== build 22 ==
Design booth, start of the top module:
module booth(
    input clk,
    input load,
    input reset,
    input [31:0] M,  
    input [31:0] Q,  
    output reg [63:0] P,  
    output done           
    );
Size in the first run: ~130 flip-flops, about 130 I/O pins, ~19000 um2 of cells after synthesis.
Settings: LEC_CHECK=0, ABC_AREA=1, CAP_MARGIN=5, CELL_PAD_IN_SITES_DETAIL_PLACEMENT=1, CORE_MARGIN=2, CORE_UTILIZATION=60, CTS_CLUSTER_DIAMETER=241, CTS_CLUSTER_SIZE=88, MIN_ROUTING_LAYER=met1, PLACE_DENSITY=0.56, SETUP_SLACK_MARGIN=0.08, SLEW_MARGIN=20, TNS_END_PERCENT=15; clock period 7.9 ns.
run.sh (not shown) runs the stock make flow with config.mk's settings and CLKGATE_MAP_FILE=.
Build 22: DPL-0033 in detailed placement (3_5_place_dp) -> run aborted
### build 22 -> build 34
# build 22
export LEC_CHECK = 0
export ABC_AREA = 1
export CAP_MARGIN = 5
export CELL_PAD_IN_SITES_DETAIL_PLACEMENT = 1
export CORE_MARGIN = 2
export CORE_UTILIZATION = 60
export CTS_CLUSTER_DIAMETER = 241
export CTS_CLUSTER_SIZE = 88
export MIN_ROUTING_LAYER = met1
export PLACE_DENSITY = 0.56
export SETUP_SLACK_MARGIN = 0.08
export SLEW_MARGIN = 20
export TNS_END_PERCENT = 15
create_clock -name core_clock -period 7.9 [get_ports {clk}]
# build 34
export LEC_CHECK = 0
export CAP_MARGIN = 20
export CORE_MARGIN = 2
export CORE_UTILIZATION = 14
export SLEW_MARGIN = 20
create_clock -name core_clock -period 10.0 [get_ports {clk}]
==> comparison <==
Measured against each other, build 34 and build 22 differ in sequential share of the synthesized area, the lower figure coming from build 22. In the metrics for build 34 and build 22, the one carrying the higher number of standard-cell rows in the floorplan is build 34. Against build 22, build 34 comes in about 230% higher on chip footprint. Compared to build 22, build 34 has area of the placeable core 240% higher. Against build 22, build 34 comes in 1664 lower on number of nets in the synthesized netlist. Build 34 went all the way through the flow, and no timing, DRC or antenna check failed. The synthesized cell count reported for build 34 is smaller than that of build 22 by about 44%. In the metrics for build 34 and build 22, the one carrying the lower initial cell density of the core is build 34.
#### Input delta (build 2 over build 34)
# build 34
export LEC_CHECK = 0
export CAP_MARGIN = 20
export CORE_MARGIN = 2
export CORE_UTILIZATION = 14
export SLEW_MARGIN = 20
create_clock -name core_clock -period 10.0 [get_ports {clk}]
# build 2
export LEC_CHECK = 0
export CAP_MARGIN = 20
export CORE_MARGIN = 2
export CORE_UTILIZATION = 24
export SLEW_MARGIN = 20
create_clock -name core_clock -period 6.53 [get_ports {clk}]
Notes after the runs:
- Going from build 34 to build 2, global-route total usage across every layer grows by 6.0 points.
- [build 2] final critical-path required period fell 0.53 ns relative to build 34
- Compared with build 34, count of standard-cell rows in build 2 decreased by more than 10%.
- Diff build 34 -> build 2 | cell area | down by a few percent
- On relative area change from synthesis to final layout: between build 2 and build 34, it ends up lower for build 2.
- Going from build 34 to build 2, number of buffers and inverters on the critical path went up 2, ratio of final minimum period to clock period went up 26 points.
The inputs of build 56 differ from those of build 2 as listed below.
# build 2
export LEC_CHECK = 0
export CAP_MARGIN = 20
export CORE_MARGIN = 2
export CORE_UTILIZATION = 24
export SLEW_MARGIN = 20
create_clock -name core_clock -period 6.53 [get_ports {clk}]
# build 56
export LEC_CHECK = 0
export CAP_MARGIN = 20
export CORE_MARGIN = 2
export CORE_UTILIZATION = 40
export CTS_CLUSTER_DIAMETER = 393
export CTS_CLUSTER_SIZE = 98
export SLEW_MARGIN = 20
export TNS_END_PERCENT = 5
create_clock -name core_clock -period 10.0 [get_ports {clk}]
Changes observed in build 56 relative to build 2: layout overhead on the synthesized area lower, final cycle utilization of the critical path went down 26 points, number of nets at the end of the flow decreased 0.39%.
[compare] base=build 2 new=build 56: cell area after technology mapping essentially unchanged; worst slack at placement increased 2.93 ns; global-route usage increased 9.9 points.

Starting RTL as in the previous note.
export LEC_CHECK = 0
export CAP_MARGIN = 5
export CELL_PAD_IN_SITES_DETAIL_PLACEMENT = 2
export CORE_MARGIN = 2
export CORE_UTILIZATION = 60
export CTS_CLUSTER_DIAMETER = 241
export CTS_CLUSTER_SIZE = 88
export MIN_ROUTING_LAYER = met1
export PLACE_DENSITY = 0.56
export SETUP_SLACK_MARGIN = 0.08
export SLEW_MARGIN = 20
export TNS_END_PERCENT = 15
create_clock -name core_clock -period 7.9 [get_ports {clk}]
The baseline failed in 3_5_place_dp.
==> next run, changes <==
- ABC_AREA: not set -> 1
- CELL_PAD_IN_SITES_DETAIL_PLACEMENT: 2 -> not set
- CORE_UTILIZATION: 60 -> 40
- CTS_CLUSTER_DIAMETER: 241 -> 249
- CTS_CLUSTER_SIZE: 88 -> 98
- PLACE_DENSITY: 0.56 -> 0.36
- TNS_END_PERCENT: 15 -> 30
What happened: The changed run completed with no timing, DRC or antenna violations. Die area climbs by 90%. Area after synthesis climbs by 28%. Synthesized cell count climbs by 78%.
==> next run, changes <==
- ABC_AREA: 1 -> not set
- CAP_MARGIN: 5 -> 20
- CTS_CLUSTER_DIAMETER: 249 -> not set
- CTS_CLUSTER_SIZE: 98 -> not set
- MIN_ROUTING_LAYER: met1 -> not set
- PLACE_DENSITY: 0.36 -> not set
- SETUP_SLACK_MARGIN: 0.08 -> not set
- TNS_END_PERCENT: 30 -> not set
- clock period: 7.9 -> 6.53 ns (I/O delays scaled with it)
Outcome: Clock skew goes up by 0.0035 ns; count of clock-buffer cells in the layout goes up by 2; worst setup slack degrades by 1.8 ns; register-to-register slack degrades by 1.8 ns; total power goes up by 22%; cell count goes down by 41%.
==> next run, changes <==
- CORE_ASPECT_RATIO: not set -> 0.7
- CORE_MARGIN: 2 -> 5
- SETUP_SLACK_MARGIN: not set -> 0.11
- clock period: 6.53 -> 10.0 ns (I/O delays scaled with it)
- fmax went down by about 9%
- worst setup slack gains 2.9 ns
- design area goes down by about 0.43%
- total power goes down by 35%
- synthesized cell count stays the same
- cell count is lower by 1.0%
- count of clock-buffer cells in the layout is unchanged
- core utilization stays flat
- die size went up by 6.3%
- via count rises by about 1.2%
- worst hold slack is about the same
No activity file was given, so power comes from the tool's default toggle rates.
